File: design.v
module top#(parameter m = 7)(
    input clk,
    input signed [m-1:0]noise_in,
    output reg signed [2*m-1:0]filter_out
);
    localparam signed [m-1:0] tap0 = 5;
    localparam signed [m-1:0] tap1 = 8;
    localparam signed [m-1:0] tap2 = 11;
    localparam signed [m-1:0] tap3 = 15;
    localparam signed [m-1:0] tap4 = 17;
    localparam signed [m-1:0] tap5 = 18;
    localparam signed [m-1:0] tap6 = 17;
    localparam signed [m-1:0] tap7 = 15;
    localparam signed [m-1:0] tap8 = 11;
    localparam signed [m-1:0] tap9 = 8;
    localparam signed [m-1:0] tap10 = 5;
    reg signed [m-1:0] register_0;
    reg signed [m-1:0] register_1;
    reg signed [m-1:0] register_2;
    reg signed [m-1:0] register_3;
    reg signed [m-1:0] register_4;
    reg signed [m-1:0] register_5;
    reg signed [m-1:0] register_6;
    reg signed [m-1:0] register_7;
    reg signed [m-1:0] register_8;
    reg signed [m-1:0] register_9;
    always@(posedge clk) begin
        register_0 <= noise_in;
        register_1 <= register_0;
        register_2 <= register_1;
        register_3 <= register_2;
        register_4 <= register_3;
        register_5 <= register_4;
        register_6 <= register_5;
        register_7 <= register_6;
        register_8 <= register_7;
        register_9 <= register_8;  
        filter_out <=  noise_in * tap0 +
                            register_0 * tap1 +
                            register_1 * tap2 +
                            register_2 * tap3 +
                            register_3 * tap4 +
                            register_4 * tap5 +
                            register_5 * tap6 +
                            register_6 * tap7 +
                            register_7 * tap8 +
                            register_8 * tap9 +
                            register_9 * tap10;
    end
endmodule
File: run.sh
#!/bin/bash
# the make line also repeats each setting of config.mk as NAME=value (left out here)
make -C /OpenROAD-flow-scripts/flow DESIGN_CONFIG=/design/flow/config.mk WORK_HOME=/design/flow/orfs CLKGATE_MAP_FILE= finish
File: config.mk
export PLATFORM = sky130hd
export DESIGN_NAME = top
export DESIGN_NICKNAME = top
export VERILOG_FILES = /design/flow/design.v
export SDC_FILE = /design/flow/constraint.sdc
export NUM_CORES = 4
export LEC_CHECK = 0
export CAP_MARGIN = 35
export CORE_MARGIN = 5
export CORE_UTILIZATION = 56
export CTS_CLUSTER_SIZE = 12
export GPL_ROUTABILITY_DRIVEN = 0
export PLACE_DENSITY_LB_ADDON = 0.14
export SETUP_SLACK_MARGIN = -0.09
export SLEW_MARGIN = 20
File: constraint.sdc
create_clock -name core_clock -period 7.66 [get_ports {clk}]
set_input_delay 1.5320 -clock core_clock [delete_from_list [all_inputs] [get_ports {clk}]]
set_output_delay 1.5320 -clock core_clock [all_outputs]
set_load 0.01 [all_outputs]
==> results.py, run 1 <==
# Physical implementation metrics
metrics = {
    "drt": {
        "wirelength_mm": 17.45,
        "wl_per_cell_um": 15.61,
        "n_antenna_cell": 0,
        "vias": 5234,
        "drc": 0,
        "viasPerCell": 4.682,
        "first_pass_iters": 4,
        "ant_nets": 0,
        "drt_iter0_markers": 136,
    },
    "sta": {
        "finClkSkew_ns": 0.004746,
        "fin_crit_sh": 0.9782,
        "worst_slew_pin_slew_ns": 0.5351,
        "relSlewSlack": 0.6407,
        "period_needed_ns": 7.493,
        "fmax_mhz": 133.5,
        "finalWorstSetupSlack_ns": 0.1669,
        "fin_setup_tns_ns": 0,
        "setup_viol": 0,
        "whs_ns": 0.3509,
        "slew_violations": 0,
        "hold_violations": 0,
    },
    "clock_network": {
        "cts_tree": "yes",
        "cts_max_path_buffers": 2,
        "clkTransAtPathRegs_ns": 0.06,
        "worstSkewPairLatency_ns": 0.35,
        "clockRootBuffer": "clkbuf_16",
        "cts.sinks": 84,
        "htreeDepth": 3,
        "cts_made_buffers": 9,
    },
    "worst_setup_path": {
        "path_depth": 21,
        "crit_chain": "clkdlybuf4s50_1 > fa_1 > ha_1 > inv_1 > fa_1 > fa_2 > inv_1 > fa_1 > fa_1 > inv_1 > fa_1 > fa_1 > fa_1 > inv_1 > ha_1 > a21o_1 > a21oi_2 > o21bai_1 > a21oi_2 > a2111o_1 > o211ai_1",
        "crit_arrival_ns": 7.71,
        "crit_start": "noise_in[3]",
        "crit_path_top_delay_cell": "fa_2",
        "critPathMaxFanout": 3,
        "path_common_cell": "fa_1",
        "cpPeakStageDelay_ns": 0.58,
        "crit_type": "input port to register",
        "cp-start-kind": "input port",
        "r2r_start": "register_2[6]",
        "crit_family": "adder cells",
        "path_buffers": 5,
        "worstReg2RegEnd": "filter_out[13]",
        "ff2ff_setup_slack_ns": 0.98,
        "worstPathRequired_ns": 7.88,
        "setup.worst_path.end": "filter_out[12]",
        "cp-end-kind": "register",
        "reg2reg_depth": 20,
    },
    "outcome": {
        "status": "finished clean",
    },
    "yosys": {
        "ys_cells": 837,
        "synth_area_um2": 9253,
        "synthTopCellsByArea": "fa_1 (40%), ha_1 (22%), dfxtp_1 (18%)",
        "simple_gate_share": 0.01379,
        "yosys_register_bits": 84,
        "yosysWarnings": 1,
        "syn_inst": 837,
        "fp_nets": 1194,
        "top_area_frac": 0.4024,
        "synth_cell_types": 26,
        "common_cells": "inv_1 (311), fa_1 (186), ha_1 (163), dfxtp_1 (84), xnor2_1 (25)",
        "largest_area_cell": "fa_1",
        "synthAoiAreaFrac": 0.02191,
        "edf_count": 0,
        "synthMuxAreaShare": 0,
        "ys_seq_share": 0.1817,
        "ys.flop_type": "dfxtp_1",
        "adder_share": 0.6229,
        "top_logic_kind": "adder cells",
        "xor_share": 0.03272,
        "most_common_cell": "inv_1",
        "async_flop_share": 0,
        "yosys-stat-area_um2": 9253,
        "avgSynthCellArea_um2": 11.05,
    },
    "final_layout": {
        "fin_cells": 1118,
        "flop_area_um2": 1682,
        "fill_cells": 1303,
        "final_util": 0.6321,
        "mi_logic_area_um2": 6484,
        "fin_nets": 1250,
        "area_delta_synth_final_pct": 12.09,
    },
    "floorplan": {
        "initial_utilization": 0.5639,
        "io_pins": 22,
        "rows": 47,
        "die_area_um2": 19190,
        "die_w_um": 138.5,
        "die_h_um": 138.5,
        "core-area_um2": 16410,
    },
    "run": {
        "cap_violations": 0,
        "tool_warnings": 39,
    },
    "global_routing": {
        "gr-usage-met3": 0.03207,
        "grt.total_usage": 0.1981,
        "grt_pass1_vias": 6138,
        "grtUsageMet2": 0.3499,
        "grt_pass1_wl_mm": 29.86,
        "grt_start_max_net_pins": 15,
        "overflow": 0,
        "antenna_found_initial": 0,
        "top_usage_layer": "met2",
        "met1_usage": 0.2518,
    },
    "hold_path": {
        "hp-start": "register_0[2]",
        "hold_path_class": "register to register",
        "hold_path_end": "register_1[2]",
        "whs_path_depth": 0,
    },
    "placed_design": {
        "port_buffers": 21,
        "placed_cells": 1101,
        "dp_worst_setup_slack_ns": -0.5595,
        "hpwl_mm": 15.34,
    },
}
-- cell type report --
type / instances / share of cell area
Clock buffer: 11 / 0.02340
Clock inverter: 5 / 0.01038
Inverter: 311 / 0.1126
Multi-Input combinational cell: 440 / 0.6252
Sequential cell: 84 / 0.1621
Tap cell: 220 / 0.02654
Timing Repair Buffer: 47 / 0.03981
-- metrics by stage --
step / cell area, um^2
global placement: 9918
floorplan: 9253
finish: 10370
global route: 10370
CTS: 10290
detailed placement: 9918
-- routing by layer --
layer | up-vias | share of wire
met5 | - | 0
met3 | 24 | 0.025
met1 | 2635 | 0.43
met2 | 54 | 0.53
li1 | 2521 | -
met4 | 0 | 0.019
-- timing repair --
item	4_1_cts	5_1_grt
resized	6	16
hold buffers	0	0
setup buffers	0	1
cloned	0	0
setup endpoints to repair	4	6
pin swaps	7	32
==> run 2, diff against run 1 <==
- ABC_AREA: not set -> 1
- CAP_MARGIN: 35 -> 5
- CORE_MARGIN: 5 -> 2
- CORE_UTILIZATION: 56 -> 72
- CTS_CLUSTER_DIAMETER: not set -> 280
- CTS_CLUSTER_SIZE: 12 -> not set
- GPL_ROUTABILITY_DRIVEN: 0 -> not set
- PLACE_DENSITY_LB_ADDON: 0.14 -> not set
- SETUP_SLACK_MARGIN: -0.09 -> 0.48
- clock period: 7.66 -> 5.66 ns (I/O delays scaled with it)
==> run 2 against run 1 <==
Against the previous run:
- the layout now fails its checks (setup timing)
- count of clock-buffer cells in the layout grew 1
- final cell count grew 8.1%
- sequential cell count is the same
- critical path depth grew 6
- sequential share of layout area shrank 1.1 points
- synthesized cell count grew 8.6%
- critical endpoint is now filter_out[13]
- highest routed layer unchanged
==> results.py, run 2 <==
# Physical implementation metrics
metrics = {
    "outcome": {
        "status": "finished with violations",
        "violatedChecks": "setup timing",
    },
    "global_routing": {
        "overflow": 0,
        "grt_start_max_net_pins": 14,
        "grt_pass1_wl_mm": 36.71,
        "antenna_found_initial": 0,
        "grt.total_usage": 0.3501,
        "grt_pass1_vias": 7421,
    },
    "hold_path": {
        "whs_path_depth": 0,
        "hp-start": "register_0[2]",
        "hold_path_class": "register to register",
        "hold_path_end": "register_1[2]",
    },
    "clock_network": {
        "clkTransAtPathRegs_ns": 0.07,
        "cts.sinks": 84,
        "cts_tree": "yes",
        "postCtsHoldBufs": 0,
        "cts_max_path_buffers": 2,
        "worstSkewPairLatency_ns": 0.36,
        "clockRootBuffer": "clkbuf_16",
        "cts_made_buffers": 9,
        "htreeDepth": 3,
    },
    "final_layout": {
        "fin_nets": 1389,
        "area_delta_synth_final_pct": 17.90,
        "fill_cells": 652,
        "fin_area_um2": 11120,
    },
    "drt": {
        "first_pass_iters": 4,
        "ant_nets": 0,
        "drc": 0,
        "wl_per_cell_um": 18.96,
        "viasPerCell": 5.113,
        "drt_iter0_markers": 240,
        "n_antenna_cell": 0,
        "vias": 6177,
        "wirelength_mm": 22.91,
    },
    "sta": {
        "finalWorstSetupSlack_ns": -1.122,
        "relSlewSlack": 0.7362,
        "worst_slew_pin_slew_ns": 0.3951,
        "slew_violations": 0,
        "setup_viol": 10,
        "period_needed_ns": 6.782,
        "fin_crit_sh": 1.198,
        "rsz0062_at_grt": "true",
        "hold_violations": 0,
        "fmax_mhz": 147.5,
        "finClkSkew_ns": 0.005643,
    },
    "worst_setup_path": {
        "crit_arrival_ns": 7.09,
        "critPathMaxFanout": 5,
        "worstReg2RegEnd": "filter_out[12]",
        "crit_family": "adder cells",
        "cpPeakStageDelay_ns": 0.65,
        "ff2ff_setup_slack_ns": -0.79,
        "worstPathRequired_ns": 5.97,
        "cp-start-kind": "input port",
        "reg2reg_depth": 21,
        "r2r_start": "register_2[2]",
        "crit_type": "input port to register",
        "crit_start": "noise_in[6]",
        "path_depth": 27,
        "cp-end-kind": "register",
        "crit_path_top_delay_cell": "fa_1",
        "path_buffers": 9,
        "path_common_cell": "fa_1",
        "setup.worst_path.end": "filter_out[13]",
    },
    "yosys": {
        "ys_cells": 909,
        "ys.flop_type": "dfxtp_1",
        "largest_area_cell": "fa_1",
        "yosys-stat-area_um2": 9428,
        "avgSynthCellArea_um2": 10.37,
        "adder_share": 0.6113,
        "edf_count": 0,
        "synth_cell_types": 22,
        "ys_seq_share": 0.1784,
        "top_area_frac": 0.3950,
        "syn_inst": 909,
        "yosysWarnings": 1,
        "xor_share": 0.01765,
        "top_logic_kind": "adder cells",
        "yosys_register_bits": 84,
        "synth_area_um2": 9428,
        "most_common_cell": "inv_1",
        "common_cells": "inv_1 (340), fa_1 (186), ha_1 (163), dfxtp_1 (84), nand2_1 (63)",
        "synthTopCellsByArea": "fa_1 (39%), ha_1 (22%), dfxtp_1 (18%)",
        "synthMuxAreaShare": 0,
        "fp_nets": 1266,
        "simple_gate_share": 0.04472,
        "async_flop_share": 0,
        "synthAoiAreaFrac": 0.01141,
    },
    "floorplan": {
        "initial_utilization": 0.7411,
        "rows": 41,
        "die_area_um2": 14030,
        "io_pins": 22,
        "die_h_um": 118.4,
        "core-area_um2": 12720,
        "die_w_um": 118.4,
    },
    "run": {
        "tool_warnings": 44,
        "cap_violations": 0,
    },
    "placed_design": {
        "port_buffers": 21,
        "gp_congestion": 0.8694,
        "dpl_cell_area_um2": 10620,
        "hpwl_mm": 16.95,
    },
}
-- run 2: routing by layer --
layer	global-route usage	routed length, um
met1	0.3811	8160
met2	0.6423	12210
met4	0.1972	1625
met5	0	0
met3	0.05985	912
-- run 2: metrics by stage --
stage	TNS [ns]	util	hold slack [ns]	setup slack, ns	std cells
after global placement	-15.84	0.8345	0.3370	-1.768	1188
after global routing	-9.839	0.8737	0.3643	-1.298	1208
after detailed placement	-17.03	0.8345	0.3400	-1.916	1188
after floorplan	-6.798	-	0.3308	-0.9653	909
final	-8.505	0.8737	0.3541	-1.122	1208
after CTS	-7.792	0.8682	0.3532	-0.9936	1207
-- run 2: repair_timing --
action / in CTS / in global routing
gates resized: 69 / 24
buffers inserted: 4 / 1
setup endpoints to repair: 11 / 11
endpoints found under the hold margin: 0 / 0
pin swaps: 45 / 24
-- run 2: layout make-up --
type / instances / area, um^2 / share of cell area
clock buffer: 12 / 246.5 / 0.02217
clock inverter: 3 / 23.77 / 0.002139
inverter: 341 / 1296 / 0.1166
multi-input combinational: 482 / 6703 / 0.6030
sequential: 84 / 1682 / 0.1513
tap: 172 / 215.2 / 0.01936
timing repair buffer: 114 / 949.7 / 0.08543
==> run 3, diff against run 2 <==
- CAP_MARGIN: 5 -> 20
- CELL_PAD_IN_SITES_DETAIL_PLACEMENT: not set -> 2
- CELL_PAD_IN_SITES_GLOBAL_PLACEMENT: not set -> 1
- CORE_UTILIZATION: 72 -> 33
- CTS_CLUSTER_DIAMETER: 280 -> 288
- GPL_ROUTABILITY_DRIVEN: not set -> 0
- GPL_TIMING_DRIVEN: not set -> 0
- SETUP_SLACK_MARGIN: 0.48 -> 2.35
- SLEW_MARGIN: 20 -> 0
- TNS_END_PERCENT: not set -> 5
- clock period: 5.66 -> 10.0 ns (I/O delays scaled with it)
==> run 3 against run 2 <==
Against the previous run:
- now clean on timing, DRC and antenna
- core utilization shrank 49 points
- wire length down 2.2%
- global-route usage shrank 18 points
- critical path type unchanged
- critical endpoint unchanged
==> results.py, run 3 <==
# Physical implementation metrics
metrics = {
    "clock_network": {
        "worstSkewPairLatency_ns": 0.36,
        "clkTransAtPathRegs_ns": 0.07,
        "cts_made_buffers": 9,
        "cts_tree": "yes",
        "postCtsHoldBufs": 0,
        "htreeDepth": 3,
        "clockRootBuffer": "clkbuf_16",
        "cts.sinks": 84,
        "cts_max_path_buffers": 2,
    },
    "worst_setup_path": {
        "path_buffers": 9,
        "path_depth": 27,
        "reg2reg_depth": 24,
        "crit_start": "noise_in[6]",
        "critPathMaxFanout": 4,
        "cp-start-kind": "input port",
        "r2r_start": "register_2[6]",
        "crit_family": "adder cells",
        "ff2ff_setup_slack_ns": 3.42,
        "crit_path_top_delay_cell": "fa_1",
        "setup.worst_path.end": "filter_out[13]",
        "crit_arrival_ns": 7.89,
        "cpPeakStageDelay_ns": 0.61,
        "worstPathRequired_ns": 10.26,
        "crit_type": "input port to register",
        "worstReg2RegEnd": "filter_out[13]",
        "cp-end-kind": "register",
    },
    "sta": {
        "fmax_mhz": 131.0,
        "fin_setup_tns_ns": 0,
        "whs_ns": 0.3540,
        "hold_violations": 0,
        "fin_crit_sh": 0.7635,
        "period_needed_ns": 7.635,
        "worst_slew_pin_slew_ns": 0.5428,
        "slew_violations": 0,
        "finalWorstSetupSlack_ns": 2.365,
        "rsz0062_at_grt": "true",
        "setup_viol": 0,
        "finClkSkew_ns": 0.007643,
        "relSlewSlack": 0.6355,
    },
    "yosys": {
        "yosys-stat-area_um2": 9428,
        "ys_cells": 909,
        "most_common_cell": "inv_1",
        "yosys_register_bits": 84,
        "ys.flop_type": "dfxtp_1",
        "avgSynthCellArea_um2": 10.37,
        "synthAoiAreaFrac": 0.01141,
        "synth_cell_types": 22,
        "top_area_frac": 0.3950,
        "adder_share": 0.6113,
        "fp_nets": 1266,
        "synthMuxAreaShare": 0,
        "synthTopCellsByArea": "fa_1 (39%), ha_1 (22%), dfxtp_1 (18%)",
        "top_logic_kind": "adder cells",
        "xor_share": 0.01765,
        "synth_area_um2": 9428,
        "ys_seq_share": 0.1784,
        "edf_count": 0,
        "largest_area_cell": "fa_1",
        "simple_gate_share": 0.04472,
        "async_flop_share": 0,
        "yosysWarnings": 1,
        "syn_inst": 909,
        "common_cells": "inv_1 (340), fa_1 (186), ha_1 (163), dfxtp_1 (84), nand2_1 (63)",
    },
    "drt": {
        "drt_iter0_markers": 102,
        "wirelength_mm": 22.41,
        "wl_per_cell_um": 16.75,
        "drc": 0,
        "viasPerCell": 4.283,
        "n_antenna_cell": 0,
        "vias": 5731,
        "first_pass_iters": 4,
        "ant_nets": 0,
    },
    "floorplan": {
        "io_pins": 22,
        "rows": 61,
        "core-area_um2": 27930,
        "initial_utilization": 0.3375,
        "die_h_um": 173.0,
        "die_w_um": 173.0,
        "die_area_um2": 29940,
    },
    "global_routing": {
        "overflow": 0,
        "grt.total_usage": 0.1666,
        "antenna_found_initial": 0,
        "grt_start_max_net_pins": 15,
        "grt_pass1_vias": 7217,
        "grt_pass1_wl_mm": 38.16,
    },
    "final_layout": {
        "final_util": 0.3859,
        "fin_area_um2": 10780,
        "area_delta_synth_final_pct": 14.33,
        "fin_cells": 1338,
        "fin_nets": 1312,
    },
    "run": {
        "cap_violations": 0,
        "tool_warnings": 41,
    },
    "hold_path": {
        "whs_path_depth": 0,
        "hold_path_class": "register to register",
        "hp-start": "register_8[1]",
        "hold_path_end": "register_9[1]",
    },
    "placed_design": {
        "port_buffers": 21,
        "dp_worst_setup_slack_ns": 1.031,
        "hpwl_mm": 19.04,
        "placed_cells": 1308,
        "dpl_cell_area_um2": 10180,
    },
    "outcome": {
        "status": "finished clean",
    },
}
run 3: metal layers:
metal | share of wire | routed length [um] | GRT usage
met5 | 0 | 0 | 0
met2 | 0.56 | 12510 | 0.3238
met4 | 0.022 | 498 | 0.04767
met1 | 0.40 | 9066 | 0.1888
met3 | 0.015 | 337 | 0.02111
run 3: what timing repair did:
item | in CTS | in global routing
cloned | 0 | 0
buffers inserted | 12 | 2
resized | 57 | 31
setup endpoints to repair | 8 | 7
pin swaps | 51 | 48
run 3: cell type report:
class                   instances  area (um^2)
flip-flops and latches         84         1682
repair buffers                 35        317.8
clock buffers                  10        229.0
clock inverters                 6        88.84
well taps                     378        473.0
fillers                      3039        17160
inverters                     341         1286
plain buffers                   2        7.507
multi-input cells             482         6695
==> run 4, diff against run 3 <==
- ABC_AREA: 1 -> not set
- CELL_PAD_IN_SITES_DETAIL_PLACEMENT: 2 -> not set
- CELL_PAD_IN_SITES_GLOBAL_PLACEMENT: 1 -> not set
- CORE_UTILIZATION: 33 -> 61
- CTS_CLUSTER_DIAMETER: 288 -> not set
- GPL_ROUTABILITY_DRIVEN: 0 -> not set
- GPL_TIMING_DRIVEN: 0 -> not set
- SETUP_SLACK_MARGIN: 2.35 -> not set
- SLEW_MARGIN: 0 -> 20
- TNS_END_PERCENT: 5 -> not set
- clock period: 10.0 -> 4.78 ns (I/O delays scaled with it)
==> run 4 against run 3 <==
Against the previous run:
- the layout now fails its checks (setup timing)
- final cell count down 13%
- largest cell class unchanged
- sequential cell count unchanged
- via count down 3.8%
- register-to-register slack worse by 5.0 ns
- design area up 3.2%
- wire length down 18%
- clock skew down 0.0025 ns
- global-route usage up 9.1 points
- setup slack worse by 4.1 ns
==> results.py, run 4 <==
# Physical implementation metrics
metrics = {
    "yosys": {
        "largest_area_cell": "fa_1",
        "adder_share": 0.6229,
        "ys_seq_share": 0.1817,
        "simple_gate_share": 0.01379,
        "synthAoiAreaFrac": 0.02191,
        "edf_count": 0,
        "most_common_cell": "inv_1",
        "yosysWarnings": 1,
        "yosys-stat-area_um2": 9253,
        "ys_cells": 837,
        "synth_cell_types": 26,
        "top_area_frac": 0.4024,
        "synthMuxAreaShare": 0,
        "yosys_register_bits": 84,
        "common_cells": "inv_1 (311), fa_1 (186), ha_1 (163), dfxtp_1 (84), xnor2_1 (25)",
        "synthTopCellsByArea": "fa_1 (40%), ha_1 (22%), dfxtp_1 (18%)",
        "async_flop_share": 0,
        "synth_area_um2": 9253,
        "avgSynthCellArea_um2": 11.05,
        "top_logic_kind": "adder cells",
        "syn_inst": 837,
        "fp_nets": 1194,
        "ys.flop_type": "dfxtp_1",
        "xor_share": 0.03272,
    },
    "worst_setup_path": {
        "crit_start": "noise_in[6]",
        "path_common_cell": "fa_1",
        "worstPathRequired_ns": 5.01,
        "cp-end-kind": "register",
        "worstReg2RegEnd": "filter_out[11]",
        "cp-start-kind": "input port",
        "reg2reg_depth": 18,
        "setup.worst_path.end": "filter_out[13]",
        "critPathMaxFanout": 4,
        "path_buffers": 6,
        "ff2ff_setup_slack_ns": -1.60,
        "crit_path_top_delay_cell": "fa_1",
        "crit_chain": "buf_8 > buf_4 > fa_1 > ha_1 > inv_2 > fa_1 > inv_2 > fa_1 > inv_2 > fa_1 > fa_1 > fa_1 > fa_1 > fa_1 > inv_2 > ha_4 > a2111oi_4 > nand3_2 > a21oi_2 > xnor2_1 > xnor2_1",
        "crit_family": "adder cells",
        "r2r_start": "register_2[2]",
        "crit_arrival_ns": 6.73,
        "crit_type": "input port to register",
        "cpPeakStageDelay_ns": 0.55,
        "path_depth": 21,
    },
    "final_layout": {
        "fill_cells": 1072,
        "fin_cells": 1158,
        "mi_logic_area_um2": 6709,
        "flop_area_um2": 1685,
        "fin_nets": 1323,
        "area_delta_synth_final_pct": 20.20,
    },
    "drt": {
        "wirelength_mm": 18.36,
        "viasPerCell": 4.761,
        "first_pass_iters": 4,
        "n_antenna_cell": 0,
        "drt_iter0_markers": 138,
        "vias": 5513,
        "wl_per_cell_um": 15.85,
        "drc": 0,
        "ant_nets": 0,
    },
    "clock_network": {
        "postCtsHoldBufs": 0,
        "cts_made_buffers": 9,
        "clkTransAtPathRegs_ns": 0.07,
        "cts.sinks": 84,
        "cts_max_path_buffers": 2,
        "htreeDepth": 3,
        "clockRootBuffer": "clkbuf_16",
        "cts_tree": "yes",
        "worstSkewPairLatency_ns": 0.35,
    },
    "placed_design": {
        "hpwl_mm": 16.02,
        "gp_congestion": 0.8474,
        "port_buffers": 21,
        "placed_cells": 1137,
    },
    "sta": {
        "worst_slew_pin_slew_ns": 0.5733,
        "setup_viol": 11,
        "relSlewSlack": 0.6151,
        "fin_crit_sh": 1.360,
        "finClkSkew_ns": 0.005145,
        "whs_ns": 0.3496,
        "period_needed_ns": 6.501,
        "rsz0062_at_grt": "true",
        "slew_violations": 0,
        "hold_violations": 0,
        "finalWorstSetupSlack_ns": -1.721,
        "fin_setup_tns_ns": -15.26,
        "fmax_mhz": 153.8,
    },
    "global_routing": {
        "grt_pass1_vias": 6400,
        "antenna_found_initial": 0,
        "grt_start_max_net_pins": 15,
        "grt.total_usage": 0.2577,
        "grt_pass1_wl_mm": 31.33,
        "overflow": 0,
    },
    "hold_path": {
        "hold_path_end": "register_9[2]",
        "hp-start": "register_8[2]",
        "whs_path_depth": 0,
        "hold_path_class": "register to register",
    },
    "floorplan": {
        "io_pins": 22,
        "die_area_um2": 16170,
        "initial_utilization": 0.6155,
        "die_w_um": 127.2,
        "die_h_um": 127.2,
        "rows": 45,
        "core-area_um2": 15030,
    },
    "run": {
        "cap_violations": 0,
        "tool_warnings": 44,
    },
    "outcome": {
        "status": "finished with violations",
        "violatedChecks": "setup timing",
    },
}
[run 4: metal layers]
| layer | vias to the layer above | GRT usage | part of all wire |
|---|---|---|---|
| met4 | 0 | 0.08209 | 0.025 |
| met2 | 55 | 0.4662 | 0.53 |
| met1 | 2765 | 0.3250 | 0.43 |
| met5 | - | 0 | 0 |
| li1 | 2667 | - | - |
| met3 | 26 | 0.03099 | 0.019 |
[run 4: timing repair]
item,4_1_cts,5_1_grt
setup endpoints to repair,11,11
setup buffers,7,2
pin swaps,44,34
cloned,0,0
resized,56,33
[run 4: final cells by class]
class / count / area share
clock buffer: 10 / 0.02059
clock inverter: 5 / 0.007762
inverter: 311 / 0.1060
multi-input combinational: 440 / 0.6032
sequential: 84 / 0.1515
tap: 188 / 0.02115
timing repair buffer: 120 / 0.08977
[run 4: stage by stage]
stage | utilization | setup slack (ns) | area, um^2
after floorplan | - | -1.698 | 9415
after global placement | 0.7019 | -2.607 | 10550
after detailed placement | 0.7019 | -2.652 | 10550
after CTS | 0.7308 | -1.770 | 10990
after global routing | 0.7398 | -1.950 | 11120
final | 0.7398 | -1.721 | 11120
==> run 5, diff against run 4 <==
- ABC_AREA: not set -> 0
- CAP_MARGIN: 20 -> 30
- CELL_PAD_IN_SITES_DETAIL_PLACEMENT: not set -> 1
- CELL_PAD_IN_SITES_GLOBAL_PLACEMENT: not set -> 3
- CORE_ASPECT_RATIO: not set -> 1.33
- CORE_UTILIZATION: 61 -> 42
- CTS_CLUSTER_DIAMETER: not set -> 94
- CTS_CLUSTER_SIZE: not set -> 43
- GPL_ROUTABILITY_DRIVEN: not set -> 0
- HOLD_SLACK_MARGIN: not set -> 0.07
- MAX_ROUTING_LAYER: not set -> met4
- MIN_ROUTING_LAYER: not set -> met2
- PLACE_DENSITY_LB_ADDON: not set -> 0.19
- SLEW_MARGIN: 20 -> 0
- clock period: 4.78 -> 12.5 ns (I/O delays scaled with it)
==> run 5 against run 4 <==
Against the previous run:
- sequential cell count stayed put
- non-clock buffer count is 99 lower
- largest cell class unchanged
- register-to-register slack better by 7.1 ns
- now clean on timing, DRC and antenna
- first-iteration DRC count went up to 5.1 times the previous value
- synthesized area stayed put
- global-route usage is 3.1 points higher
- core utilization is 27 points lower
- clock skew is 0.0069 ns higher
- count of clock-buffer cells in the layout is 2 higher
- via count is 29% higher
==> results.py, run 5 <==
# Physical implementation metrics
metrics = {
    "outcome": {
        "status": "finished clean",
    },
    "drt": {
        "wirelength_mm": 19.90,
        "vias": 7126,
        "drc": 0,
        "top_layer_used": "met4",
        "wl_per_cell_um": 17.16,
        "first_pass_iters": 5,
        "n_antenna_cell": 0,
        "ant_nets": 0,
        "drt_iter0_markers": 697,
        "routed-wl-met2_mm": 12.13,
        "viasPerCell": 6.143,
        "met3_length_mm": 6.584,
        "wl_met1_um": 0,
    },
    "clock_network": {
        "cts_made_buffers": 9,
        "cts_tree": "yes",
        "cts.sinks": 84,
        "htreeDepth": 3,
        "clkTransAtPathRegs_ns": 0.07,
        "worstSkewPairLatency_ns": 0.36,
        "clockRootBuffer": "clkbuf_16",
        "postCtsHoldBufs": 0,
        "post_cts_buffers": 0,
        "cts_max_path_buffers": 2,
        "cts_resized": 0,
    },
    "floorplan": {
        "die_w_um": 132.7,
        "core-area_um2": 21640,
        "rows": 62,
        "die_area_um2": 23250,
        "io_pins": 22,
        "initial_utilization": 0.4275,
        "die_h_um": 175.2,
    },
    "yosys": {
        "synthMuxAreaShare": 0,
        "top_logic_kind": "adder cells",
        "synth_area_um2": 9253,
        "edf_count": 0,
        "simple_gate_share": 0.01379,
        "yosys_register_bits": 84,
        "ys_cells": 837,
        "largest_area_cell": "fa_1",
        "yosysWarnings": 1,
        "top_area_frac": 0.4024,
        "adder_share": 0.6229,
        "avgSynthCellArea_um2": 11.05,
        "fp_nets": 1194,
        "most_common_cell": "inv_1",
        "synthAoiAreaFrac": 0.02191,
        "synthTopCellsByArea": "fa_1 (40%), ha_1 (22%), dfxtp_1 (18%)",
        "syn_inst": 837,
        "synth_cell_types": 26,
        "yosys-stat-area_um2": 9253,
        "xor_share": 0.03272,
        "common_cells": "inv_1 (311), fa_1 (186), ha_1 (163), dfxtp_1 (84), xnor2_1 (25)",
        "ys_seq_share": 0.1817,
        "async_flop_share": 0,
        "ys.flop_type": "dfxtp_1",
    },
    "placed_design": {
        "port_buffers": 21,
        "dp_worst_setup_slack_ns": 2.990,
        "hpwl_mm": 17.38,
    },
    "run": {
        "tool_warnings": 39,
        "cap_violations": 0,
    },
    "sta": {
        "relSlewSlack": 0.6120,
        "fmax_mhz": 109.7,
        "period_needed_ns": 9.114,
        "hold_violations": 0,
        "fin_setup_tns_ns": 0,
        "finalWorstSetupSlack_ns": 3.386,
        "finClkSkew_ns": 0.01201,
        "worst_slew_pin_slew_ns": 0.5778,
        "fin_crit_sh": 0.7291,
        "slew_violations": 0,
        "whs_ns": 0.3517,
        "setup_viol": 0,
        "rsz0062_at_grt": "false",
    },
    "worst_setup_path": {
        "cp-end-kind": "register",
        "r2r_start": "register_2[6]",
        "setup.worst_path.end": "filter_out[13]",
        "reg2reg_depth": 20,
        "critPathMaxFanout": 5,
        "ff2ff_setup_slack_ns": 5.53,
        "crit_start": "noise_in[6]",
        "path_buffers": 7,
        "crit_path_top_delay_cell": "fa_1",
        "crit_type": "input port to register",
        "crit_chain": "clkdlybuf4s50_1 > inv_1 > fa_1 > inv_1 > ha_1 > fa_1 > fa_1 > inv_1 > fa_1 > inv_1 > fa_1 > fa_1 > fa_1 > inv_1 > fa_1 > inv_1 > ha_1 > and2_1 > o21ai_0 > nand3_1 > a21oi_1 > xnor2_1 > xnor2_1",
        "path_common_cell": "fa_1",
        "cp-start-kind": "input port",
        "cpPeakStageDelay_ns": 0.61,
        "crit_arrival_ns": 9.35,
        "crit_family": "adder cells",
        "worstReg2RegEnd": "filter_out[13]",
        "path_depth": 23,
        "worstPathRequired_ns": 12.74,
    },
    "global_routing": {
        "grt_pass1_wl_mm": 32.38,
        "grt.total_usage": 0.2891,
        "overflow": 0,
        "grt_pass1_vias": 9199,
        "antenna_found_initial": 0,
        "grt_start_max_net_pins": 14,
    },
    "final_layout": {
        "fill_cells": 2328,
        "area_delta_synth_final_pct": 9.371,
        "fin_nets": 1224,
        "flop_area_um2": 1682,
        "mi_logic_area_um2": 6396,
    },
    "hold_path": {
        "whs_path_depth": 0,
        "hold_path_end": "register_9[1]",
        "hp-start": "register_8[1]",
        "hold_path_class": "register to register",
    },
}
[run 5: per-stage QoR]
step                instances  utilization  instance area [um^2]
floorplan                 837            -                  9253
global placement         1144       0.4535                  9816
detailed placement       1144       0.4535                  9816
CTS                      1160       0.4676                 10120
global route             1160       0.4676                 10120
finish                   1160       0.4676                 10120
[run 5: area by class of cell]
| class | instances | share of cell area |
|---|---|---|
| multi-input combinational | 440 | 0.6320 |
| sequential | 84 | 0.1662 |
| inverter | 311 | 0.1154 |
| tap | 288 | 0.03561 |
| clock buffer | 12 | 0.02535 |
| timing repair buffer | 21 | 0.02077 |
| clock inverter | 4 | 0.004698 |
[run 5: routing by layer]
| layer | vias to the layer above | track usage |
|---|---|---|
| li1 | 2462 | - |
| met1 | 2841 | - |
| met2 | 1724 | 0.3627 |
| met3 | 99 | 0.3374 |
| met4 | 0 | 0.06183 |
| met5 | - | - |
==> run 6, diff against run 5 <==
- ABC_AREA: 0 -> not set
- CAP_MARGIN: 30 -> 20
- CELL_PAD_IN_SITES_DETAIL_PLACEMENT: 1 -> not set
- CELL_PAD_IN_SITES_GLOBAL_PLACEMENT: 3 -> 1
- CORE_ASPECT_RATIO: 1.33 -> 1.55
- CORE_UTILIZATION: 42 -> 40
- CTS_CLUSTER_DIAMETER: 94 -> 201
- CTS_CLUSTER_SIZE: 43 -> 28
- GPL_ROUTABILITY_DRIVEN: 0 -> not set
- GPL_TIMING_DRIVEN: not set -> 0
- HOLD_SLACK_MARGIN: 0.07 -> 0.11
- MAX_ROUTING_LAYER: met4 -> met5
- PLACE_DENSITY: not set -> 0.54
- PLACE_DENSITY_LB_ADDON: 0.19 -> not set
- SLEW_MARGIN: 0 -> 5
- clock period: 12.5 -> 10.0 ns (I/O delays scaled with it)
==> run 6 against run 5 <==
Against the previous run:
- still clean on timing, DRC and antenna
- final cell count shrank 0.17%
- global-route usage shrank 2.4 points
- largest cell class unchanged
- highest routed layer unchanged
==> results.py, run 6 <==
# Physical implementation metrics
metrics = {
    "placed_design": {
        "port_buffers": 21,
        "hpwl_mm": 17.05,
        "gp_congestion": 0.8021,
        "placed_cells": 1142,
    },
    "worst_setup_path": {
        "path_depth": 23,
        "worstPathRequired_ns": 10.29,
        "path_buffers": 7,
        "r2r_start": "register_2[6]",
        "reg2reg_depth": 20,
        "crit_type": "input port to register",
        "setup.worst_path.end": "filter_out[11]",
        "crit_arrival_ns": 9.08,
        "cp-start-kind": "input port",
        "crit_path_top_delay_cell": "fa_1",
        "cp-end-kind": "register",
        "path_common_cell": "fa_1",
        "crit_start": "noise_in[6]",
        "worstReg2RegEnd": "filter_out[11]",
        "crit_family": "adder cells",
        "critPathMaxFanout": 5,
        "crit_chain": "clkdlybuf4s50_1 > inv_1 > fa_1 > inv_1 > ha_1 > fa_1 > fa_1 > inv_1 > fa_1 > inv_1 > fa_1 > fa_1 > fa_1 > inv_1 > fa_1 > inv_1 > ha_1 > and2_1 > o21ai_0 > nand3b_1 > a21o_1 > a21oi_1 > xnor2_1",
        "cpPeakStageDelay_ns": 0.61,
        "ff2ff_setup_slack_ns": 2.83,
    },
    "global_routing": {
        "grt_pass1_wl_mm": 32.56,
        "overflow": 0,
        "grt_pass1_vias": 9062,
        "grt_start_max_net_pins": 15,
        "grt.total_usage": 0.2648,
        "antenna_found_initial": 0,
    },
    "floorplan": {
        "die_h_um": 193.4,
        "core-area_um2": 22790,
        "die_w_um": 126.2,
        "initial_utilization": 0.4060,
        "io_pins": 22,
        "rows": 69,
        "die_area_um2": 24390,
    },
    "sta": {
        "period_needed_ns": 8.790,
        "whs_ns": 0.3539,
        "fin_crit_sh": 0.8790,
        "finClkSkew_ns": 0.009484,
        "hold_violations": 0,
        "fin_setup_tns_ns": 0,
        "rsz0062_at_grt": "false",
        "slew_violations": 0,
        "relSlewSlack": 0.6362,
        "setup_viol": 0,
        "fmax_mhz": 113.8,
        "worst_slew_pin_slew_ns": 0.5419,
    },
    "drt": {
        "vias": 7059,
        "first_pass_iters": 5,
        "ant_nets": 0,
        "drt_iter0_markers": 601,
        "wl_per_cell_um": 17.22,
        "wirelength_mm": 19.94,
        "drc": 0,
        "n_antenna_cell": 0,
        "viasPerCell": 6.096,
    },
    "yosys": {
        "yosysWarnings": 1,
        "ys_seq_share": 0.1817,
        "top_area_frac": 0.4024,
        "synth_area_um2": 9253,
        "edf_count": 0,
        "ys.flop_type": "dfxtp_1",
        "yosys-stat-area_um2": 9253,
        "simple_gate_share": 0.01379,
        "largest_area_cell": "fa_1",
        "common_cells": "inv_1 (311), fa_1 (186), ha_1 (163), dfxtp_1 (84), xnor2_1 (25)",
        "syn_inst": 837,
        "synthAoiAreaFrac": 0.02191,
        "ys_cells": 837,
        "top_logic_kind": "adder cells",
        "adder_share": 0.6229,
        "fp_nets": 1194,
        "most_common_cell": "inv_1",
        "synthMuxAreaShare": 0,
        "xor_share": 0.03272,
        "avgSynthCellArea_um2": 11.05,
        "yosys_register_bits": 84,
        "synth_cell_types": 26,
        "async_flop_share": 0,
        "synthTopCellsByArea": "fa_1 (40%), ha_1 (22%), dfxtp_1 (18%)",
    },
    "hold_path": {
        "whs_path_depth": 0,
        "hold_path_end": "register_9[1]",
        "hold_path_class": "register to register",
        "hp-start": "register_8[1]",
    },
    "clock_network": {
        "htreeDepth": 3,
        "cts_made_buffers": 9,
        "clockRootBuffer": "clkbuf_16",
        "cts.sinks": 84,
        "post_cts_buffers": 0,
        "cts_tree": "yes",
        "worstSkewPairLatency_ns": 0.36,
        "cts_max_path_buffers": 2,
        "postCtsHoldBufs": 0,
        "cts_resized": 0,
        "clkTransAtPathRegs_ns": 0.07,
    },
    "final_layout": {
        "area_delta_synth_final_pct": 9.533,
        "fin_cells": 1158,
        "final_util": 0.4447,
        "fin_nets": 1226,
    },
    "run": {
        "tool_warnings": 39,
        "cap_violations": 0,
    },
    "outcome": {
        "status": "finished clean",
    },
}
run 6: area by class of cell:
cell class              instances  area, um^2
clock inverters                 7       91.34
multi-input cells             440        6396
plain buffers                   2       7.507
repair buffers                 21       210.2
flip-flops and latches         84        1682
inverters                     311        1167
fillers                      2230       12660
well taps                     284       355.3
clock buffers                   9       225.2
run 6: per-layer routing:
metal / routed length [um] / up-vias / global-route usage
met4: 862 / 0 / 0.04396
li1: - / 2465 / -
met1: 0 / 2849 / -
met2: 12910 / 1675 / 0.3636
met3: 6163 / 70 / 0.3136
met5: 0 / - / 0
run 6: per-stage QoR:
stage	worst slack, ns	area [um^2]
2_1_floorplan	2.112	9253
3_3_place_gp	0.8842	9818
3_5_place_dp	0.8423	9818
4_1_cts	1.204	10130
5_1_grt	0.8887	10130
6_report	1.210	10130
==> run 7, diff against run 6 <==
- CELL_PAD_IN_SITES_GLOBAL_PLACEMENT: 1 -> not set
- CORE_ASPECT_RATIO: 1.55 -> 0.5
- CTS_CLUSTER_DIAMETER: 201 -> 52
- CTS_CLUSTER_SIZE: 28 -> 45
- GPL_TIMING_DRIVEN: 0 -> not set
- HOLD_SLACK_MARGIN: 0.11 -> not set
- MAX_ROUTING_LAYER: met5 -> not set
- MIN_ROUTING_LAYER: met2 -> not set
- PLACE_DENSITY: 0.54 -> 0.66
- SLEW_MARGIN: 5 -> 35
- TNS_END_PERCENT: not set -> 10
==> run 7 against run 6 <==
Against the previous run:
- wire length is 17% lower
- synthesized area stayed put
- fmax is 1.9% higher
- global-route usage is 11 points lower
- critical path depth is 1 lower
- sequential cell count stayed put
- final cell count is 1.8% higher
- first-iteration DRC count is 75% lower
==> results.py, run 7 <==
# Physical implementation metrics
metrics = {
    "yosys": {
        "simple_gate_share": 0.01379,
        "fp_nets": 1194,
        "async_flop_share": 0,
        "yosys-stat-area_um2": 9253,
        "synthMuxAreaShare": 0,
        "avgSynthCellArea_um2": 11.05,
        "largest_area_cell": "fa_1",
        "synthTopCellsByArea": "fa_1 (40%), ha_1 (22%), dfxtp_1 (18%)",
        "synth_area_um2": 9253,
        "yosysWarnings": 1,
        "yosys_register_bits": 84,
        "edf_count": 0,
        "ys_cells": 837,
        "most_common_cell": "inv_1",
        "synth_cell_types": 26,
        "adder_share": 0.6229,
        "synthAoiAreaFrac": 0.02191,
        "top_area_frac": 0.4024,
        "top_logic_kind": "adder cells",
        "common_cells": "inv_1 (311), fa_1 (186), ha_1 (163), dfxtp_1 (84), xnor2_1 (25)",
        "ys_seq_share": 0.1817,
        "ys.flop_type": "dfxtp_1",
        "xor_share": 0.03272,
        "syn_inst": 837,
    },
    "clock_network": {
        "cts_tree": "yes",
        "post_cts_buffers": 0,
        "cts.sinks": 84,
        "cts_made_buffers": 9,
        "htreeDepth": 3,
        "cts_resized": 0,
        "cts_max_path_buffers": 2,
        "postCtsHoldBufs": 0,
        "clockRootBuffer": "clkbuf_16",
        "worstSkewPairLatency_ns": 0.35,
        "clkTransAtPathRegs_ns": 0.06,
    },
    "worst_setup_path": {
        "path_buffers": 7,
        "ff2ff_setup_slack_ns": 3.10,
        "r2r_start": "register_2[6]",
        "critPathMaxFanout": 5,
        "crit_family": "adder cells",
        "crit_path_top_delay_cell": "clkdlybuf4s50_1",
        "worstPathRequired_ns": 10.22,
        "crit_type": "input port to register",
        "path_depth": 22,
        "crit_chain": "clkdlybuf4s50_1 > inv_1 > fa_1 > inv_1 > ha_1 > fa_1 > fa_1 > inv_1 > fa_1 > inv_1 > fa_1 > fa_1 > fa_1 > inv_1 > fa_1 > inv_1 > ha_1 > a2111oi_0 > nand3_1 > a21oi_1 > xnor2_1 > xnor2_1",
        "crit_arrival_ns": 8.85,
        "path_common_cell": "fa_1",
        "setup.worst_path.end": "filter_out[13]",
        "reg2reg_depth": 20,
        "cp-start-kind": "input port",
        "cpPeakStageDelay_ns": 0.63,
        "crit_start": "noise_in[6]",
        "cp-end-kind": "register",
        "worstReg2RegEnd": "filter_out[11]",
    },
    "floorplan": {
        "rows": 39,
        "io_pins": 22,
        "core-area_um2": 22740,
        "die_h_um": 111.5,
        "die_w_um": 219.1,
        "initial_utilization": 0.4069,
        "die_area_um2": 24440,
    },
    "drt": {
        "n_antenna_cell": 0,
        "viasPerCell": 4.332,
        "ant_nets": 0,
        "wirelength_mm": 16.64,
        "drc": 0,
        "vias": 5107,
        "first_pass_iters": 5,
        "drt_iter0_markers": 152,
        "wl_per_cell_um": 14.12,
    },
    "sta": {
        "relSlewSlack": 0.6733,
        "finalWorstSetupSlack_ns": 1.373,
        "worst_slew_pin_slew_ns": 0.4777,
        "rsz0062_at_grt": "false",
        "period_needed_ns": 8.627,
        "fmax_mhz": 115.9,
        "finClkSkew_ns": 0.006575,
        "slew_violations": 0,
        "setup_viol": 0,
        "whs_ns": 0.3476,
        "fin_setup_tns_ns": 0,
        "fin_crit_sh": 0.8627,
        "hold_violations": 0,
    },
    "placed_design": {
        "dp_worst_setup_slack_ns": 0.9793,
        "placed_cells": 1163,
        "hpwl_mm": 14.64,
        "gp_congestion": 0.8438,
        "dpl_cell_area_um2": 9839,
        "port_buffers": 21,
    },
    "final_layout": {
        "area_delta_synth_final_pct": 9.899,
        "final_util": 0.4472,
        "fin_nets": 1224,
        "fin_area_um2": 10170,
        "flop_area_um2": 1682,
        "fill_cells": 2122,
        "mi_logic_area_um2": 6396,
        "fin_cells": 1179,
    },
    "global_routing": {
        "grt_pass1_vias": 5830,
        "overflow": 0,
        "grt_start_max_net_pins": 14,
        "grt.total_usage": 0.1555,
        "grt_pass1_wl_mm": 29.10,
        "antenna_found_initial": 0,
    },
    "outcome": {
        "status": "finished clean",
    },
    "hold_path": {
        "hp-start": "register_8[2]",
        "hold_path_class": "register to register",
        "hold_path_end": "register_9[2]",
        "whs_path_depth": 0,
    },
    "run": {
        "tool_warnings": 39,
        "cap_violations": 0,
    },
}
## run 7: final cells by class
class                      count  area share
sequential                    84      0.1654
clock inverter                 3    0.006768
inverter                     311      0.1148
clock buffer                  13     0.02559
timing repair buffer          21     0.02067
tap                          307     0.03778
multi-input combinational    440      0.6290
## run 7: metal layers
layer	vias up	wire length [um]	track usage
li1	2472	-	-
met1	2555	7899	0.2125
met2	59	8068	0.2570
met3	21	458	0.03169
met4	0	216	0.03378
met5	-	0	0
==> run 8, diff against run 7 <==
- ABC_AREA: not set -> 1
- CORE_ASPECT_RATIO: 0.5 -> not set
- CORE_UTILIZATION: 40 -> 72
- CTS_CLUSTER_DIAMETER: 52 -> 98
- CTS_CLUSTER_SIZE: 45 -> 96
- PLACE_DENSITY: 0.66 -> not set
- SLEW_MARGIN: 35 -> 20
- TNS_END_PERCENT: 10 -> not set
- clock period: 10.0 -> 5.51 ns (I/O delays scaled with it)
==> run 8 against run 7 <==
Against the previous run:
- now fails the layout checks on setup timing
- critical path depth increased by 4
- clock skew decreased by 0.0027 ns
- count of clock-buffer cells in the layout decreased by 2
- design area increased by 11%
- final cell count increased by 2.8%
- sequential cell count unchanged
- via count increased by 23%
==> results.py, run 8 <==
# Physical implementation metrics
metrics = {
    "outcome": {
        "status": "finished with violations",
        "violatedChecks": "setup timing",
    },
    "floorplan": {
        "rows": 41,
        "io_pins": 22,
        "die_area_um2": 14030,
        "core-area_um2": 12720,
        "die_w_um": 118.4,
        "die_h_um": 118.4,
        "initial_utilization": 0.7411,
    },
    "final_layout": {
        "area_delta_synth_final_pct": 19.31,
        "flop_area_um2": 1682,
        "fill_cells": 609,
        "fin_nets": 1392,
        "fin_area_um2": 11250,
        "mi_logic_area_um2": 6784,
    },
    "worst_setup_path": {
        "crit_family": "adder cells",
        "cp-start-kind": "input port",
        "critPathMaxFanout": 3,
        "setup.worst_path.end": "filter_out[13]",
        "worstPathRequired_ns": 5.77,
        "path_buffers": 8,
        "crit_arrival_ns": 6.85,
        "worstReg2RegEnd": "filter_out[12]",
        "reg2reg_depth": 23,
        "ff2ff_setup_slack_ns": -0.88,
        "crit_start": "noise_in[6]",
        "crit_type": "input port to register",
        "crit_path_top_delay_cell": "fa_1",
        "cp-end-kind": "register",
        "path_depth": 26,
        "cpPeakStageDelay_ns": 0.55,
        "r2r_start": "register_2[3]",
    },
    "sta": {
        "relSlewSlack": 0.7000,
        "rsz0062_at_grt": "true",
        "setup_viol": 10,
        "slew_violations": 0,
        "period_needed_ns": 6.591,
        "fmax_mhz": 151.7,
        "fin_crit_sh": 1.196,
        "worst_slew_pin_slew_ns": 0.4453,
        "finClkSkew_ns": 0.003869,
        "fin_setup_tns_ns": -8.623,
        "hold_violations": 0,
        "finalWorstSetupSlack_ns": -1.081,
    },
    "yosys": {
        "synthMuxAreaShare": 0,
        "adder_share": 0.6113,
        "xor_share": 0.01765,
        "largest_area_cell": "fa_1",
        "top_logic_kind": "adder cells",
        "most_common_cell": "inv_1",
        "yosysWarnings": 1,
        "synthTopCellsByArea": "fa_1 (39%), ha_1 (22%), dfxtp_1 (18%)",
        "syn_inst": 909,
        "simple_gate_share": 0.04472,
        "avgSynthCellArea_um2": 10.37,
        "synthAoiAreaFrac": 0.01141,
        "top_area_frac": 0.3950,
        "ys_cells": 909,
        "edf_count": 0,
        "synth_area_um2": 9428,
        "yosys-stat-area_um2": 9428,
        "async_flop_share": 0,
        "ys_seq_share": 0.1784,
        "common_cells": "inv_1 (340), fa_1 (186), ha_1 (163), dfxtp_1 (84), nand2_1 (63)",
        "synth_cell_types": 22,
        "fp_nets": 1266,
        "yosys_register_bits": 84,
        "ys.flop_type": "dfxtp_1",
    },
    "drt": {
        "drc": 0,
        "met3_length_um": 968,
        "vias": 6264,
        "wl_met1_mm": 7.979,
        "n_antenna_cell": 0,
        "ant_nets": 0,
        "viasPerCell": 5.168,
        "top_layer_used": "met4",
        "wirelength_mm": 22.36,
        "routed-wl-met2_mm": 11.97,
        "wl_per_cell_um": 18.45,
        "drt_iter0_markers": 261,
        "first_pass_iters": 4,
    },
    "hold_path": {
        "hold_path_class": "register to register",
        "hold_path_end": "register_9[5]",
        "whs_path_depth": 0,
        "hp-start": "register_8[5]",
    },
    "clock_network": {
        "clkTransAtPathRegs_ns": 0.07,
        "cts_tree": "yes",
        "cts.sinks": 84,
        "htreeDepth": 3,
        "clockRootBuffer": "clkbuf_16",
        "worstSkewPairLatency_ns": 0.35,
        "cts_max_path_buffers": 2,
        "postCtsHoldBufs": 0,
        "cts_made_buffers": 9,
    },
    "global_routing": {
        "grt_pass1_vias": 7469,
        "grt.total_usage": 0.3422,
        "grt_pass1_wl_mm": 36.19,
        "grt_start_max_net_pins": 15,
        "antenna_found_initial": 0,
        "overflow": 0,
    },
    "placed_design": {
        "dp_worst_setup_slack_ns": -2.076,
        "dpl_cell_area_um2": 10640,
        "port_buffers": 21,
        "gp_congestion": 0.8526,
        "hpwl_mm": 16.69,
    },
    "run": {
        "cap_violations": 0,
        "tool_warnings": 44,
    },
}
run 8: through the flow:
stage	instances	hold slack (ns)	util
2_1_floorplan	909	0.3308	-
3_3_place_gp	1191	0.3348	0.8363
3_5_place_dp	1191	0.3420	0.8363
4_1_cts	1210	0.3552	0.8719
5_1_grt	1212	0.3596	0.8841
6_report	1212	0.3572	0.8841
run 8: per-layer routing:
metal	vias to the layer above	track usage
met3	106	0.06178
met5	-	0
met1	3120	0.3754
li1	2850	-
met4	0	0.1942
met2	188	0.6214
run 8: final cells by class:
type / instances / share of cell area
Tap cell: 172 / 0.01913
Sequential cell: 84 / 0.1495
Inverter: 341 / 0.1155
Timing Repair Buffer: 117 / 0.08710
Clock buffer: 11 / 0.02247
Clock inverter: 5 / 0.003226
Multi-Input combinational cell: 482 / 0.6031
run 8: timing repair:
| item | in CTS | in global routing |
|---|---|---|
| endpoints found under the setup margin | 11 | 11 |
| endpoints found under the hold margin | 0 | 0 |
| gates resized | 66 | 46 |
| setup buffers | 3 | 3 |
| pin swaps | 74 | 42 |
==> run 9, diff against run 8 <==
- CAP_MARGIN: 20 -> 0
- CELL_PAD_IN_SITES_GLOBAL_PLACEMENT: not set -> 0
- CORE_ASPECT_RATIO: not set -> 0.94
- CTS_CLUSTER_DIAMETER: 98 -> 94
- CTS_CLUSTER_SIZE: 96 -> 97
- GPL_ROUTABILITY_DRIVEN: not set -> 0
- HOLD_SLACK_MARGIN: not set -> -0.05
- MIN_ROUTING_LAYER: not set -> met1
- PLACE_DENSITY: not set -> 0.64
- SETUP_SLACK_MARGIN: not set -> 0.49
- SLEW_MARGIN: 20 -> 0
- clock period: 5.51 -> 5.52 ns (I/O delays scaled with it)
==> run 9 against run 8 <==
Against the previous run:
- the layout still fails its checks (setup timing)
- wire length fell by 1.8%
- critical path type unchanged
- clock skew rose by 0.0012 ns
- global-route usage rose by 0.80 points
==> results.py, run 9 <==
# Physical implementation metrics
metrics = {
    "yosys": {
        "synthMuxAreaShare": 0,
        "top_logic_kind": "adder cells",
        "ys_cells": 909,
        "largest_area_cell": "fa_1",
        "syn_inst": 909,
        "most_common_cell": "inv_1",
        "fp_nets": 1266,
        "common_cells": "inv_1 (340), fa_1 (186), ha_1 (163), dfxtp_1 (84), nand2_1 (63)",
        "avgSynthCellArea_um2": 10.37,
        "yosys-stat-area_um2": 9428,
        "ys_seq_share": 0.1784,
        "ys.flop_type": "dfxtp_1",
        "yosysWarnings": 1,
        "edf_count": 0,
        "adder_share": 0.6113,
        "top_area_frac": 0.3950,
        "synth_cell_types": 22,
        "synthTopCellsByArea": "fa_1 (39%), ha_1 (22%), dfxtp_1 (18%)",
        "xor_share": 0.01765,
        "async_flop_share": 0,
        "synthAoiAreaFrac": 0.01141,
        "synth_area_um2": 9428,
        "yosys_register_bits": 84,
        "simple_gate_share": 0.04472,
    },
    "drt": {
        "n_antenna_cell": 0,
        "drc": 0,
        "wirelength_mm": 21.96,
        "first_pass_iters": 4,
        "drt_iter0_markers": 283,
        "vias": 6176,
        "wl_per_cell_um": 18.16,
        "ant_nets": 0,
        "viasPerCell": 5.108,
    },
    "worst_setup_path": {
        "setup.worst_path.end": "filter_out[11]",
        "crit_start": "noise_in[6]",
        "path_depth": 26,
        "path_buffers": 11,
        "crit_type": "input port to register",
        "r2r_start": "register_2[3]",
        "crit_arrival_ns": 7.03,
        "critPathMaxFanout": 5,
        "crit_path_top_delay_cell": "fa_1",
        "crit_family": "adder cells",
        "cpPeakStageDelay_ns": 0.56,
        "ff2ff_setup_slack_ns": -0.98,
        "cp-start-kind": "input port",
        "reg2reg_depth": 23,
        "path_common_cell": "fa_1",
        "worstReg2RegEnd": "filter_out[13]",
        "cp-end-kind": "register",
        "worstPathRequired_ns": 5.80,
    },
    "clock_network": {
        "htreeDepth": 3,
        "cts_tree": "yes",
        "cts_max_path_buffers": 2,
        "clkTransAtPathRegs_ns": 0.06,
        "cts_made_buffers": 9,
        "worstSkewPairLatency_ns": 0.35,
        "cts.sinks": 84,
        "postCtsHoldBufs": 0,
        "clockRootBuffer": "clkbuf_16",
    },
    "hold_path": {
        "hold_path_class": "register to register",
        "whs_path_depth": 0,
        "hold_path_end": "register_9[1]",
        "hp-start": "register_8[1]",
    },
    "sta": {
        "whs_ns": 0.3575,
        "finalWorstSetupSlack_ns": -1.229,
        "hold_violations": 0,
        "fmax_mhz": 148.2,
        "worst_slew_pin_slew_ns": 0.3972,
        "slew_violations": 0,
        "fin_crit_sh": 1.223,
        "period_needed_ns": 6.749,
        "setup_viol": 10,
        "relSlewSlack": 0.7324,
        "rsz0062_at_grt": "true",
        "finClkSkew_ns": 0.005058,
    },
    "final_layout": {
        "area_delta_synth_final_pct": 19.23,
        "fin_nets": 1393,
        "final_util": 0.8808,
        "fin_area_um2": 11240,
    },
    "global_routing": {
        "grt_pass1_vias": 7431,
        "grt.total_usage": 0.3503,
        "grt_pass1_wl_mm": 36.05,
        "overflow": 0,
        "antenna_found_initial": 0,
        "grt_start_max_net_pins": 14,
    },
    "floorplan": {
        "io_pins": 22,
        "rows": 40,
        "core-area_um2": 12760,
        "die_h_um": 114.9,
        "initial_utilization": 0.7387,
        "die_w_um": 122.0,
        "die_area_um2": 14030,
    },
    "placed_design": {
        "port_buffers": 21,
        "hpwl_mm": 16.76,
        "dp_worst_setup_slack_ns": -1.992,
        "dpl_cell_area_um2": 10620,
    },
    "run": {
        "cap_violations": 0,
        "tool_warnings": 44,
    },
    "outcome": {
        "status": "finished with violations",
        "violatedChecks": "setup timing",
    },
}
==> run 9: cell type report <==
class / instances / area, um^2
timing repair buffer: 118 / 979.7
sequential: 84 / 1682
fill: 608 / 1521
clock buffer: 12 / 246.5
multi-input combinational: 482 / 6778
tap: 168 / 210.2
clock inverter: 4 / 48.80
inverter: 341 / 1296
==> run 9: per-stage QoR <==
step / TNS, ns / std cells
after global placement: -17.12 / 1185
after floorplan: -7.918 / 909
after CTS: -9.332 / 1206
final: -9.119 / 1209
after detailed placement: -18.38 / 1185
after global routing: -10.57 / 1209
==> run 9: repair_timing <==
item | CTS | global route
pin swaps | 69 | 53
setup buffers | 5 | 3
setup endpoints to repair | 11 | 11
gates resized | 75 | 22
==> run 9: metal layers <==
metal / wire length [um] / GRT usage / vias up
met2: 11640 / 0.6436 / 160
met3: 825 / 0.06250 / 82
met4: 1056 / 0.1670 / 0
met1: 8439 / 0.3951 / 3083
met5: 0 / 0 / -
li1: - / - / 2851
==> run 10, diff against run 9 <==
- ABC_AREA: 1 -> not set
- CAP_MARGIN: 0 -> 20
- CELL_PAD_IN_SITES_GLOBAL_PLACEMENT: 0 -> 3
- CORE_ASPECT_RATIO: 0.94 -> not set
- CORE_UTILIZATION: 72 -> 50
- CTS_CLUSTER_SIZE: 97 -> not set
- GPL_ROUTABILITY_DRIVEN: 0 -> not set
- MIN_ROUTING_LAYER: met1 -> met2
- PLACE_DENSITY: 0.64 -> not set
- SETUP_SLACK_MARGIN: 0.49 -> not set
- clock period: 5.52 -> 8.29 ns (I/O delays scaled with it)
==> run 10 against run 9 <==
Against the previous run:
- now clean on timing, DRC and antenna
- final cell count shrank 7.8%
- clock skew grew 0.0074 ns
- die area grew 40%
- via count grew 16%
- critical path type unchanged
- largest cell class unchanged
==> results.py, run 10 <==
# Physical implementation metrics
metrics = {
    "outcome": {
        "status": "finished clean",
    },
    "yosys": {
        "synthTopCellsByArea": "fa_1 (40%), ha_1 (22%), dfxtp_1 (18%)",
        "largest_area_cell": "fa_1",
        "synth_area_um2": 9253,
        "ys_seq_share": 0.1817,
        "avgSynthCellArea_um2": 11.05,
        "ys_cells": 837,
        "edf_count": 0,
        "top_logic_kind": "adder cells",
        "synth_cell_types": 26,
        "xor_share": 0.03272,
        "fp_nets": 1194,
        "most_common_cell": "inv_1",
        "common_cells": "inv_1 (311), fa_1 (186), ha_1 (163), dfxtp_1 (84), xnor2_1 (25)",
        "async_flop_share": 0,
        "yosys_register_bits": 84,
        "yosys-stat-area_um2": 9253,
        "simple_gate_share": 0.01379,
        "adder_share": 0.6229,
        "synthAoiAreaFrac": 0.02191,
    },
    "worst_setup_path": {
        "ff2ff_setup_slack_ns": 1.49,
        "cp-start-kind": "input port",
        "path_common_cell": "fa_1",
        "crit_arrival_ns": 8.23,
        "crit_start": "noise_in[5]",
        "crit_type": "input port to register",
        "critPathMaxFanout": 2,
        "worstPathRequired_ns": 8.56,
        "reg2reg_depth": 20,
        "path_buffers": 7,
        "cp-end-kind": "register",
        "r2r_start": "register_2[6]",
        "crit_path_top_delay_cell": "fa_1",
        "setup.worst_path.end": "filter_out[11]",
        "cpPeakStageDelay_ns": 0.60,
        "crit_family": "adder cells",
        "worstReg2RegEnd": "filter_out[11]",
    },
    "run": {
        "tool_warnings": 41,
        "cap_violations": 0,
    },
    "placed_design": {
        "hpwl_mm": 15.49,
        "dpl_cell_area_um2": 9847,
        "dp_worst_setup_slack_ns": -0.06742,
        "port_buffers": 21,
        "placed_cells": 1099,
    },
    "floorplan": {
        "io_pins": 22,
        "die_area_um2": 19610,
        "core-area_um2": 18090,
        "die_h_um": 140.0,
        "die_w_um": 140.0,
    },
    "final_layout": {
        "fill_cells": 1599,
        "fin_cells": 1115,
        "fin_nets": 1238,
        "fin_area_um2": 10150,
        "flop_area_um2": 1682,
        "final_util": 0.5613,
        "mi_logic_area_um2": 6416,
        "area_delta_synth_final_pct": 9.722,
    },
    "sta": {
        "period_needed_ns": 7.957,
        "fmax_mhz": 125.7,
        "relSlewSlack": 0.6154,
        "whs_ns": 0.3524,
        "hold_violations": 0,
        "finClkSkew_ns": 0.01247,
        "slew_violations": 0,
        "setup_viol": 0,
        "rsz0062_at_grt": "false",
    },
    "drt": {
        "viasPerCell": 6.413,
        "ant_nets": 0,
        "wl_per_cell_um": 16.10,
        "wirelength_mm": 17.95,
        "first_pass_iters": 17,
        "drc": 0,
        "n_antenna_cell": 0,
        "drt_iter0_markers": 597,
    },
    "clock_network": {
        "cts_tree": "yes",
        "cts.sinks": 84,
        "postCtsHoldBufs": 0,
        "worstSkewPairLatency_ns": 0.34,
        "htreeDepth": 3,
        "clkTransAtPathRegs_ns": 0.07,
        "cts_max_path_buffers": 2,
    },
    "hold_path": {
        "hold_path_class": "register to register",
        "whs_path_depth": 0,
        "hp-start": "register_8[4]",
        "hold_path_end": "register_9[4]",
    },
    "global_routing": {
        "grt_pass1_wl_mm": 30.48,
        "grt.total_usage": 0.3030,
        "overflow": 0,
        "grt_pass1_vias": 9261,
        "grt_start_max_net_pins": 16,
    },
}
-- run 10: layout make-up --
| class | count | area share |
|---|---|---|
| flip-flops and latches | 84 | 0.1656 |
| well taps | 229 | 0.02822 |
| clock buffers | 10 | 0.02354 |
| inverters | 311 | 0.1150 |
| multi-input cells | 440 | 0.6320 |
| clock inverters | 6 | 0.004560 |
| repair buffers | 35 | 0.03106 |
-- run 10: what timing repair did --
item,4_1_cts,5_1_grt
hold endpoints to repair,0,0
setup endpoints to repair,0,4
setup buffers,0,0
resized,0,6
-- run 10: layer usage --
layer / share of wire / vias up / track usage
met5: 0.0028 / - / 0.02757
met4: 0.040 / 2 / 0.04200
met3: 0.39 / 61 / 0.4321
met2: 0.57 / 1731 / 0.3609
met1: 0 / 2869 / -
li1: - / 2488 / -
